==> inputs of 06-04 <==
Design ALU_Pipeline, start of the top module:
module ALU_Pipeline(
  input  logic clk, rst,
  input  logic [31:0] A_in, B_in,
  input  logic [31:0] instr_in,
  output logic [31:0] Result_out,
  output logic Zero_out, Carry_out, Overflow_out, Negative_out
);
Settings: LEC_CHECK=0, ABC_AREA=0, CAP_MARGIN=20, CORE_MARGIN=2, CORE_UTILIZATION=61, CTS_CLUSTER_DIAMETER=124, CTS_CLUSTER_SIZE=75, GPL_ROUTABILITY_DRIVEN=0, MAX_ROUTING_LAYER=met4, MIN_ROUTING_LAYER=met1, SETUP_SLACK_MARGIN=0.59, SLEW_MARGIN=30; clock period 3.34 ns.
run.sh (not shown) runs the stock make flow with config.mk's settings and CLKGATE_MAP_FILE=.
==> 06-09 (differences from 06-04) <==
Settings changed: ABC_AREA 0 to default, CORE_UTILIZATION 61 to 40, CTS_CLUSTER_DIAMETER 124 to default, CTS_CLUSTER_SIZE 75 to default, GPL_ROUTABILITY_DRIVEN 0 to default, MAX_ROUTING_LAYER met4 to default, MIN_ROUTING_LAYER met1 to default, SETUP_SLACK_MARGIN 0.59 to default, SLEW_MARGIN 30 to 20.
==> flow/constraint.sdc (replaced) <==
create_clock -name core_clock -period 7.0 [get_ports {clk}]
set_input_delay 1.4000 -clock core_clock [delete_from_list [all_inputs] [get_ports {clk}]]
set_output_delay 1.4000 -clock core_clock [all_outputs]
set_load 0.01 [all_outputs]
==> results.sh <==
# physical design summary
export IMPL_status="did not finish"
export IMPL_stop_stage="global routing (5_1_grt)"
export IMPL_firstError="[ERROR GRT-0116] Global routing finished with congestion. Check the congestion regions in the DRC Viewer."
export IMPL_dp_cells=2440
export IMPL_core_area_mm2=0.0218
export IMPL_die_height_um=153
Source of the figures above: 06-04

==> results.sh <==
# yosys + openroad results
export IMPL_status="finished clean"
export IMPL_core_util_floorplan_pct=40.3
export IMPL_dp_cells=2094
export IMPL_die_height_um=187
export IMPL_dr_pass1_iters=6
export IMPL_core_area_mm2=0.0334
export IMPL_cts_buffers=17
Source of the figures above: 06-09


* * *

==> 02-19: inputs <==
Starting RTL as in the previous note.
==> flow/config.mk <==
export PLATFORM = sky130hd
export DESIGN_NAME = ALU_Pipeline
export DESIGN_NICKNAME = ALU_Pipeline
export VERILOG_FILES = /design/flow/design.v
export SDC_FILE = /design/flow/constraint.sdc
export NUM_CORES = 4
export LEC_CHECK = 0
export ABC_AREA = 0
export CAP_MARGIN = 20
export CORE_MARGIN = 2
export CORE_UTILIZATION = 66
export CTS_CLUSTER_DIAMETER = 353
export CTS_CLUSTER_SIZE = 75
export GPL_ROUTABILITY_DRIVEN = 0
export MAX_ROUTING_LAYER = met4
export MIN_ROUTING_LAYER = met1
export SLEW_MARGIN = 30
==> flow/constraint.sdc <==
create_clock -name core_clock -period 3.34 [get_ports {clk}]
set_input_delay 0.6680 -clock core_clock [delete_from_list [all_inputs] [get_ports {clk}]]
set_output_delay 0.6680 -clock core_clock [all_outputs]
set_load 0.01 [all_outputs]
==> 05-12: changes against 02-19 <==
==> flow/config.mk (replaced) <==
export PLATFORM = sky130hd
export DESIGN_NAME = ALU_Pipeline
export DESIGN_NICKNAME = ALU_Pipeline
export VERILOG_FILES = /design/flow/design.v
export SDC_FILE = /design/flow/constraint.sdc
export NUM_CORES = 4
export LEC_CHECK = 0
export CAP_MARGIN = 20
export CORE_ASPECT_RATIO = 1.44
export CORE_MARGIN = 6
export CORE_UTILIZATION = 49
export CTS_CLUSTER_DIAMETER = 296
export CTS_CLUSTER_SIZE = 75
export GPL_ROUTABILITY_DRIVEN = 0
export HOLD_SLACK_MARGIN = 0.06
export MAX_ROUTING_LAYER = met4
export MIN_ROUTING_LAYER = met1
export PLACE_DENSITY = 0.36
export SETUP_SLACK_MARGIN = 0.1
export SLEW_MARGIN = 30
export TNS_END_PERCENT = 15
==> flow/constraint.sdc (replaced) <==
create_clock -name core_clock -period 8.49 [get_ports {clk}]
set_input_delay 1.6980 -clock core_clock [delete_from_list [all_inputs] [get_ports {clk}]]
set_output_delay 1.6980 -clock core_clock [all_outputs]
set_load 0.01 [all_outputs]
==> 09-22: changes against 02-19 <==
==> flow/config.mk (replaced) <==
export PLATFORM = sky130hd
export DESIGN_NAME = ALU_Pipeline
export DESIGN_NICKNAME = ALU_Pipeline
export VERILOG_FILES = /design/flow/design.v
export SDC_FILE = /design/flow/constraint.sdc
export NUM_CORES = 4
export LEC_CHECK = 0
export CAP_MARGIN = 20
export CORE_MARGIN = 2
export CORE_UTILIZATION = 58
export SETUP_SLACK_MARGIN = 0.93
export SLEW_MARGIN = 20
==> flow/constraint.sdc (replaced) <==
create_clock -name core_clock -period 5.27 [get_ports {clk}]
set_input_delay 1.0540 -clock core_clock [delete_from_list [all_inputs] [get_ports {clk}]]
set_output_delay 1.0540 -clock core_clock [all_outputs]
set_load 0.01 [all_outputs]
==> impl_metrics.py <==
# Flow results
metrics = {
    "placed_design": {
        "placed_cell_area_sq_um": 15300,
        "post-place-ws_ns": 0.150,
        "dp_hpwl_um": 44100,
        "dp.cells": 2011,
    },
    "floorplan": {
        "die_x_um": 156,
        "row_count": 55,
        "fp.dieArea_sq_um": 24400,
    },
    "run_status": {
        "outcome": "complete, no violations",
    },
}
The numbers above come from 09-22.

==> impl_metrics.py <==
# Auto-generated metrics
metrics = {
    "floorplan": {
        "row_count": 52,
        "die_x_um": 147,
        "fp.dieArea_sq_um": 21600,
    },
    "run_status": {
        "error": "[ERROR DPL-0038] Utilization greater than 100%, impossible to legalize",
        "haltStage": "4_1_cts",
        "outcome": "stopped before the end",
    },
    "placed_design": {
        "dp.cells": 2448,
    },
}
The numbers above come from 02-19.

==> impl_metrics.py <==
# Flow results
metrics = {
    "run_status": {
        "outcome": "complete, no violations",
    },
    "placed_design": {
        "placed_cell_area_sq_um": 14600,
        "post-place-ws_ns": 2.41,
    },
    "floorplan": {
        "fp.dieArea_sq_um": 31700,
    },
}
The numbers above come from 05-12.


* * *

==> job 7541 <==
ALU_Pipeline again, from the RTL that the note above started with.
==> flow/config.mk <==
export PLATFORM = sky130hd
export DESIGN_NAME = ALU_Pipeline
export DESIGN_NICKNAME = ALU_Pipeline
export VERILOG_FILES = /design/flow/design.v
export SDC_FILE = /design/flow/constraint.sdc
export NUM_CORES = 4
export LEC_CHECK = 0
export ABC_AREA = 1
export CAP_MARGIN = 20
export CORE_ASPECT_RATIO = 1.13
export CORE_MARGIN = 2
export CORE_UTILIZATION = 40
export CTS_CLUSTER_DIAMETER = 70
export GPL_TIMING_DRIVEN = 0
export HOLD_SLACK_MARGIN = 0.16
export SLEW_MARGIN = 15
export TNS_END_PERCENT = 20
==> flow/constraint.sdc <==
create_clock -name core_clock -period 7.26 [get_ports {clk}]
set_input_delay 1.4520 -clock core_clock [delete_from_list [all_inputs] [get_ports {clk}]]
set_output_delay 1.4520 -clock core_clock [all_outputs]
set_load 0.01 [all_outputs]
==> job 1821: changes against job 7541 <==
==> flow/config.mk (replaced) <==
export PLATFORM = sky130hd
export DESIGN_NAME = ALU_Pipeline
export DESIGN_NICKNAME = ALU_Pipeline
export VERILOG_FILES = /design/flow/design.v
export SDC_FILE = /design/flow/constraint.sdc
export NUM_CORES = 4
export LEC_CHECK = 0
export ABC_AREA = 1
export CAP_MARGIN = 20
export CORE_MARGIN = 2
export CORE_UTILIZATION = 57
export CTS_CLUSTER_DIAMETER = 400
export CTS_CLUSTER_SIZE = 98
export PLACE_DENSITY = 0.38
export SETUP_SLACK_MARGIN = 0.93
export SLEW_MARGIN = 20
==> flow/constraint.sdc (replaced) <==
create_clock -name core_clock -period 3.98 [get_ports {clk}]
set_input_delay 0.7960 -clock core_clock [delete_from_list [all_inputs] [get_ports {clk}]]
set_output_delay 0.7960 -clock core_clock [all_outputs]
set_load 0.01 [all_outputs]
==> job 4760: changes against job 7541 <==
==> flow/config.mk (replaced) <==
export PLATFORM = sky130hd
export DESIGN_NAME = ALU_Pipeline
export DESIGN_NICKNAME = ALU_Pipeline
export VERILOG_FILES = /design/flow/design.v
export SDC_FILE = /design/flow/constraint.sdc
export NUM_CORES = 4
export LEC_CHECK = 0
export CAP_MARGIN = 20
export CORE_ASPECT_RATIO = 1.13
export CORE_MARGIN = 2
export CORE_UTILIZATION = 40
export GPL_TIMING_DRIVEN = 0
export HOLD_SLACK_MARGIN = 0.16
export SLEW_MARGIN = 15
==> job 2745: changes against job 7541 <==
==> flow/config.mk (replaced) <==
export PLATFORM = sky130hd
export DESIGN_NAME = ALU_Pipeline
export DESIGN_NICKNAME = ALU_Pipeline
export VERILOG_FILES = /design/flow/design.v
export SDC_FILE = /design/flow/constraint.sdc
export NUM_CORES = 4
export LEC_CHECK = 0
export CAP_MARGIN = 30
export CELL_PAD_IN_SITES_GLOBAL_PLACEMENT = 2
export CORE_MARGIN = 2
export CORE_UTILIZATION = 40
export CTS_CLUSTER_DIAMETER = 388
export MAX_ROUTING_LAYER = met4
export SLEW_MARGIN = 20
==> flow/constraint.sdc (replaced) <==
create_clock -name core_clock -period 7.0 [get_ports {clk}]
set_input_delay 1.4000 -clock core_clock [delete_from_list [all_inputs] [get_ports {clk}]]
set_output_delay 1.4000 -clock core_clock [all_outputs]
set_load 0.01 [all_outputs]
==> out/qor.csv <==
stage,metric,value,unit
synthesis,Compound-Gate Fraction of Synth Area,0.0879,
worst_hold_path,Hold EP,A_reg[10]$_DFF_PP0_,
synthesis,Syn Area/Cell,5.55,um^2
worst_hold_path,Hold Crit Class,input pin to flip-flop,
worst_setup_path,Levels on crit path,18,
worst_setup_path,CP dominant cell by count,nand2_1,
synthesis,Basic Gates by Area,0.509,
worst_setup_path,worst path cell trace,"inv_1, nand2_1, nor2_2, nand2_4, nand3_4, nand2_2, nor2_4, inv_1, nor2_1, nand2_1, nand3_1, nor2_4, nand2_1, nor2_1, nand2_1, nor2_2, nand2_2, nor2_1",
run_status,status,finished clean,
synthesis,Yosys Instances,2800,
worst_setup_path,Buf/Inv on CP,2,
[end of results for job 1821]
==> out/qor.csv <==
stage,metric,value,unit
sta,Tmin final,5.84,ns
grt,first-pass GRT wire length,88500,um
synthesis,Basic Gates by Area,0.172,
worst_hold_path,Hold Crit Class,flip-flop to flip-flop,
worst_setup_path,Levels on crit path,13,
synthesis,Syn Area/Cell,8.27,um^2
synthesis,Yosys Instances,1627,
route,top sig layer,met4,
run_status,status,finished clean,
synthesis,Compound-Gate Fraction of Synth Area,0.268,
worst_setup_path,worst path cell trace,"fa_1, a21o_1, a221o_1, o21ai_1, o21ai_0, a21oi_1, o21ai_0, a211oi_1, o32ai_1, or4_1, or4_1, or4_1, nor4_2",
worst_setup_path,CP dominant cell by count,or4_1,
sta,Final Slew Violations,0,
worst_setup_path,Buf/Inv on CP,0,
[end of results for job 2745]
==> out/qor.csv <==
stage,metric,value,unit
run_status,status,finished clean,
worst_hold_path,Hold EP,Carry_out$_DFF_PP0_,
layout,layout clock buffer count,18,
worst_setup_path,worst path cell trace,"buf_2, inv_1, buf_1, clkbuf_2, ha_1, clkbuf_1, nand2b_1, o311ai_1, nand2_1, xnor2_1, a2111oi_0, o21ai_0, nor4_1, nand4bb_1, or4_1, or4_1, or4_1, nor4_2",
synthesis,XORs/XNORs by Area,0.00846,
grt,M2 GR Usage,0.621,
floorplan,chip footprint,35100,um^2
synthesis,Syn Area/Cell,8.27,um^2
worst_setup_path,Levels on crit path,18,
worst_setup_path,"Data required, critical path",7.65,ns
worst_setup_path,Buf/Inv on CP,5,
worst_hold_path,Hold Crit Class,flip-flop to flip-flop,
worst_setup_path,CP dominant cell by count,or4_1,
synthesis,Compound-Gate Fraction of Synth Area,0.268,
[end of results for job 4760]
==> out/qor.csv <==
stage,metric,value,unit
run_status,status,finished clean,
worst_hold_path,Hold Crit Class,flip-flop to flip-flop,
clock_network,setup bufs post-CTS,0,
worst_setup_path,CP dominant cell by count,nand2_1,
worst_setup_path,worst path cell trace,"inv_1, clkbuf_1, clkbuf_1, ha_1, clkbuf_1, nor2_1, nand3_1, nand3_1, nand2_1, nand2_1, nand3_1, nand3_1, nand2_1, nand3_1, and2_0, nand2_1, nor2_1, nand2_1, nor2_1, nand2_1, nor2_1",
synthesis,Basic Gates by Area,0.509,
synthesis,Yosys Instances,2800,
synthesis,Synth Instances,2800,
synthesis,Compound-Gate Fraction of Synth Area,0.0879,
worst_setup_path,Buf/Inv on CP,4,
worst_hold_path,Hold EP,Overflow_out$_DFF_PP0_,
floorplan,Core Area,38200,um^2
sta,Setup TNS Final,0,ns
clock_network,H-tree level count,4,
[end of results for job 7541]
